==> inputs of try-tundra <==
==> flow/design.v <==
`timescale 1ns/1ps
module fir(
	input			clk_100k,
	input			rst_n,
	input 	signed [8:0]	samp_in,
	output 	signed [8:0]	fir_out	
);
wire	signed [15:0]	b[0:20];
reg	signed [8:0]	samp[0:20]; 
wire signed [24:0]	mult[0:20];
wire signed [33:0]	sum;
assign b[0] = 16'h0312;
assign b[1] = 16'h03F8;
assign b[2] = 16'h0694;
assign b[3] = 16'h0AAD;
assign b[4] = 16'h0FE6;
assign b[5] = 16'h15BC;
assign b[6] = 16'h1B9F;
assign b[7] = 16'h20F9;
assign b[8] = 16'h2539;
assign b[9] = 16'h27F6;
assign b[10] = 16'h28E9;
assign b[11] = 16'h27F6;
assign b[12] = 16'h2539;
assign b[13] = 16'h20F9;
assign b[14] = 16'h1B9F;
assign b[15] = 16'h15BC;
assign b[16] = 16'h0FE6;
assign b[17] = 16'h0AAD;
assign b[18] = 16'h0694;
assign b[19] = 16'h03F8;
assign b[20] = 16'h0312;
integer i;
always @(posedge clk_100k or negedge rst_n) begin
	if(!rst_n) begin
		for(i=20;i>=0;i=i-1)begin
			samp[i] <= 0;
		end
	end
	else begin  
		for(i=20;i>0;i=i-1)begin
			samp[i] <= samp[i-1];
		end
		samp[0] <= samp_in;
	end
end
genvar j;
for(j=0;j<=20;j=j+1)begin
	assign mult[j] = $signed(samp[j])*$signed(b[j]);
end
assign sum = mult[0]+mult[1]+mult[2]+mult[3]+mult[4]+mult[5]+mult[6]+mult[7]+mult[8]+mult[9]+mult[10]+mult[11]+mult[12]+mult[13]+mult[14]+mult[15]+mult[16]+mult[17]+mult[18]+mult[19]+mult[20];
assign fir_out = sum[24:16];
endmodule
==> flow/run.sh <==
#!/bin/bash
# the make line also repeats each setting of config.mk as NAME=value (left out here)
make -C /OpenROAD-flow-scripts/flow DESIGN_CONFIG=/design/flow/config.mk WORK_HOME=/design/flow/orfs CLKGATE_MAP_FILE= finish
==> flow/config.mk <==
export PLATFORM = sky130hd
export DESIGN_NAME = fir
export DESIGN_NICKNAME = fir
export VERILOG_FILES = /design/flow/design.v
export SDC_FILE = /design/flow/constraint.sdc
export NUM_CORES = 4
export LEC_CHECK = 0
export ABC_AREA = 1
export CAP_MARGIN = 40
export CORE_ASPECT_RATIO = 1.16
export CORE_MARGIN = 2
export CORE_UTILIZATION = 72
export CTS_CLUSTER_DIAMETER = 178
export CTS_CLUSTER_SIZE = 98
export SETUP_SLACK_MARGIN = 2.65
export SLEW_MARGIN = 20
export TNS_END_PERCENT = 5
==> flow/constraint.sdc <==
create_clock -name core_clock -period 9.16 [get_ports {clk_100k}]
set_input_delay 1.8320 -clock core_clock [delete_from_list [all_inputs] [get_ports {clk_100k}]]
set_output_delay 1.8320 -clock core_clock [all_outputs]
set_load 0.01 [all_outputs]
==> inputs of try-sierra, as changes to try-tundra <==
CAP_MARGIN = 15   (was 40)
CORE_ASPECT_RATIO = default   (was 1.16)
CTS_CLUSTER_DIAMETER = 396   (was 178)
CTS_CLUSTER_SIZE = default   (was 98)
SETUP_SLACK_MARGIN = -0.56   (was 2.65)
TNS_END_PERCENT = default   (was 5)
==> flow/constraint.sdc (replaced) <==
create_clock -name core_clock -period 11.9 [get_ports {clk_100k}]
set_input_delay 2.3800 -clock core_clock [delete_from_list [all_inputs] [get_ports {clk_100k}]]
set_output_delay 2.3800 -clock core_clock [all_outputs]
set_load 0.01 [all_outputs]
==> inputs of try-ember, as changes to try-tundra <==
CAP_MARGIN = 5   (was 40)
CORE_ASPECT_RATIO = default   (was 1.16)
CTS_CLUSTER_DIAMETER = 223   (was 178)
CTS_CLUSTER_SIZE = default   (was 98)
MAX_ROUTING_LAYER = met4   (was default)
PLACE_DENSITY = 0.35   (was default)
SETUP_SLACK_MARGIN = 2.63   (was 2.65)
TNS_END_PERCENT = default   (was 5)
==> results_slide.txt <==
Flow Results at a Glance

Status
  – Status: finished with violations
  – Layout Check Fail Reasons: setup timing

Timing
  – Total Neg Setup Slack: -41.88 ns
  – Setup ws final: -4.83 ns
  – Final setup vio count: 9

Worst setup path
  – Worst stage delay on the critical path: 0.62 ns
  – Reg2reg start: samp[12][2]
  – FF-to-FF setup slack: 8.18 ns

Global route
  – Initial antenna violation count: 18
  – Met2 Use GR: 0.799

Clock tree
  – Setup bufs post-CTS: 18

Place
  – Pre-CTS setup slack: -4.68 ns
the above is filed under try-ember

==> results_slide.txt <==
Flow Results at a Glance

Status
  – Status: finished with violations
  – Layout Check Fail Reasons: setup timing

Timing
  – Setup ws final: -4.72 ns
  – Total Neg Setup Slack: -41.19 ns
  – Final setup vio count: 9

Place
  – Pre-CTS setup slack: -4.60 ns

Routing
  – Drt total wl: 176000 um

Worst setup path
  – Reg2reg start: samp[9][0]
  – Worst stage delay on the critical path: 0.59 ns
  – FF-to-FF setup slack: 8.17 ns

Clock tree
  – Setup bufs post-CTS: 19

Global route
  – Initial antenna violation count: 14
  – Met2 Use GR: 0.757
the above is filed under try-tundra

==> results_slide.txt <==
Flow Results at a Glance

Worst setup path
  – FF-to-FF setup slack: 10.85 ns
  – Critical path class: flop to output port
  – Reg2reg start: samp[10][1]

Routing
  – First-pass iteration count of the detailed router: 8

Timing
  – Total Neg Setup Slack: -20.40 ns
  – Final setup vio count: 9
  – Setup ws final: -2.39 ns

Place
  – Port Buf Inserts: 19
  – Pre-CTS setup slack: -2.35 ns
  – Placed Instance Area: 0.0623 mm^2

Global route
  – Met2 Use GR: 0.713
  – Largest net degree at the start of global routing: 106
  – Initial antenna violation count: 10

Clock tree
  – Setup bufs post-CTS: 9

Yosys
  – Synth top cells by count: inv_1, ha_1, fa_1
  – Mapped Area: 0.0546 mm^2

Status
  – Status: finished with violations
  – Layout Check Fail Reasons: setup timing

Worst hold path
  – Worst Hold End: samp[5][6]
the above is filed under try-sierra



==> 06-08: inputs <==
Starts from the design.v that is shown in full above.
make LEC_CHECK=0 ABC_AREA=1 CAP_MARGIN=15 CORE_MARGIN=2 CORE_UTILIZATION=72 CTS_CLUSTER_DIAMETER=226 CTS_CLUSTER_SIZE=74 SETUP_SLACK_MARGIN=2.7 SLEW_MARGIN=20 finish   # period 9.29 ns
run.sh (not shown) runs the stock make flow with config.mk's settings and CLKGATE_MAP_FILE=.
==> 03-22 (differences from 06-08) <==
ABC_AREA = unset   (was 1)
CAP_MARGIN = 20   (was 15)
CORE_UTILIZATION = 66   (was 72)
CTS_CLUSTER_DIAMETER = unset   (was 226)
CTS_CLUSTER_SIZE = unset   (was 74)
SETUP_SLACK_MARGIN = 3.56   (was 2.7)
==> flow/constraint.sdc (replaced) <==
create_clock -name core_clock -period 13.4 [get_ports {clk_100k}]
set_input_delay 2.6800 -clock core_clock [delete_from_list [all_inputs] [get_ports {clk_100k}]]
set_output_delay 2.6800 -clock core_clock [all_outputs]
set_load 0.01 [all_outputs]
==> 07-14 (differences from 06-08) <==
CAP_MARGIN = 20   (was 15)
CELL_PAD_IN_SITES_GLOBAL_PLACEMENT = 0   (was unset)
CORE_ASPECT_RATIO = 1.47   (was unset)
CTS_CLUSTER_DIAMETER = unset   (was 226)
CTS_CLUSTER_SIZE = 72   (was 74)
GPL_ROUTABILITY_DRIVEN = 1   (was unset)
MIN_ROUTING_LAYER = met1   (was unset)
PLACE_DENSITY = 0.64   (was unset)
SETUP_SLACK_MARGIN = 4.55   (was 2.7)
==> flow/constraint.sdc (replaced) <==
create_clock -name core_clock -period 15.5 [get_ports {clk_100k}]
set_input_delay 3.1000 -clock core_clock [delete_from_list [all_inputs] [get_ports {clk_100k}]]
set_output_delay 3.1000 -clock core_clock [all_outputs]
set_load 0.01 [all_outputs]
==> results <==
- 03-22 reached the layout checks and failed them: setup timing. 06-08 finished but failed the layout checks on setup timing. 07-14 completed with no timing, DRC or antenna violations.
- Between 06-08 and 03-22, the lower cell count is in 03-22 (gap about 9%, measured against 03-22).
- Global-route usage: 06-08 > 07-14 > 03-22.
- Register-to-register slack: 07-14 is higher than 06-08 (6.4 ns).
- Final area: 07-14 < 03-22 < 06-08.
- The lowest setup slack belongs to 06-08, the highest to 07-14.
- Routed wire length: 06-08 > 07-14 > 03-22.
==> figures <==
                                                          07-14            06-08            03-22
Clock-pin slew on the worst setup and hold paths        0.08 ns          0.09 ns          0.09 ns
Post-route worst setup slack                           0.361 ns         -4.74 ns         -1.72 ns
Post-synth cell types                                        51               51               71
Post-layout period usage of the worst path                97.7%             151%             113%
Synth top area share                                      40.6%            40.6%            41.4%
Crit Reg-Reg Endpoint                               samp[11][1]      samp[11][5]       samp[9][3]
Metal2 WL                                         79300 microns    83400 microns    66300 microns
Result of the run              no timing/DRC/antenna violations  failed layout checks  failed layout checks
Violated checks                                               -     setup timing     setup timing
Cell count along the critical path                           39               40               39
Post-synth area from yosys stat                     54600 sq um      54600 sq um      53600 sq um
Non-clock inverter count                                   1752             1752             1579
TNS Setup                                                  0 ns        -40.74 ns        -14.08 ns
Final clock-cell share                                    1.02%           0.905%           0.959%
Insertion Delay late pin                                0.55 ns          0.55 ns          0.54 ns


==> inputs of run P <==
RTL: the design.v shown in full above, as it stands there.
clock: 9.17 ns
lec_check: 0
abc_area: 1
cap_margin: 20
cell_pad_in_sites_global_placement: 0
core_aspect_ratio: 0.83
core_margin: 2
core_utilization: 72
cts_cluster_diameter: 217
cts_cluster_size: 14
gpl_routability_driven: 1
max_routing_layer: met4
min_routing_layer: met1
place_density: 0.35
setup_slack_margin: 2.72
slew_margin: 20
tns_end_percent: 5
==> run Y: changes against run P <==
Settings changed: CELL_PAD_IN_SITES_GLOBAL_PLACEMENT 0 to 1, PLACE_DENSITY 0.35 to default, PLACE_DENSITY_LB_ADDON from default to 0.21, SETUP_SLACK_MARGIN 2.72 to default, TNS_END_PERCENT 5 to default.
==> flow/constraint.sdc (replaced) <==
create_clock -name core_clock -period 12.7 [get_ports {clk_100k}]
set_input_delay 2.5400 -clock core_clock [delete_from_list [all_inputs] [get_ports {clk_100k}]]
set_output_delay 2.5400 -clock core_clock [all_outputs]
set_load 0.01 [all_outputs]
==> qor summary <==
metric                                                                           run P                       run Y
Cell depth of the worst flop-to-flop path                                            2                           0
Detailed-route wire length on metal 1                                         65500 um                    59620 um
Count of filler cells inserted in the layout                                      3643                        4033
Startpoint of the most critical setup path                                  samp[1][2]                  samp[4][2]
Final core occ                                                                  0.8730                      0.8557
Slack of the critical path                                                   -4.649 ns                   -1.900 ns
Post-DR vias/cell                                                                5.727                       5.616
Post-route clock period utilization                                              1.507                       1.150
Hold Slack                                                                   0.4756 ns                   0.4845 ns
Post-Route Setup TNS                                                         -40.91 ns                   -15.57 ns
Crit path capture                                                           fir_out[8]                  fir_out[7]
Vias in the first global route                                                   46920                       44420
Critical register-to-register path endpoint                                samp[13][1]                 samp[11][1]
GR Util All Layers                                                              0.4792                      0.4387
Result of the run                                           complete, but fails checks  complete, but fails checks
Violated checks                                                   negative setup slack        negative setup slack
Source of the worst register-to-register timing path                       samp[12][1]                 samp[10][1]
Final Instance Count excl. Fillers                                                7389                        7189
Average detailed-routed wire length per instance                              23.90 um                    22.26 um
Share of final layout cell area taken by non-clock buffers                      0.1140                     0.09434
Slowest CP cell                                                  sky130_fd_sc_hd__fa_1       sky130_fd_sc_hd__fa_2
DRC violation total after the first TritonRoute iteration                         3798                        3555
Tool Warnings                                                                      137                         135
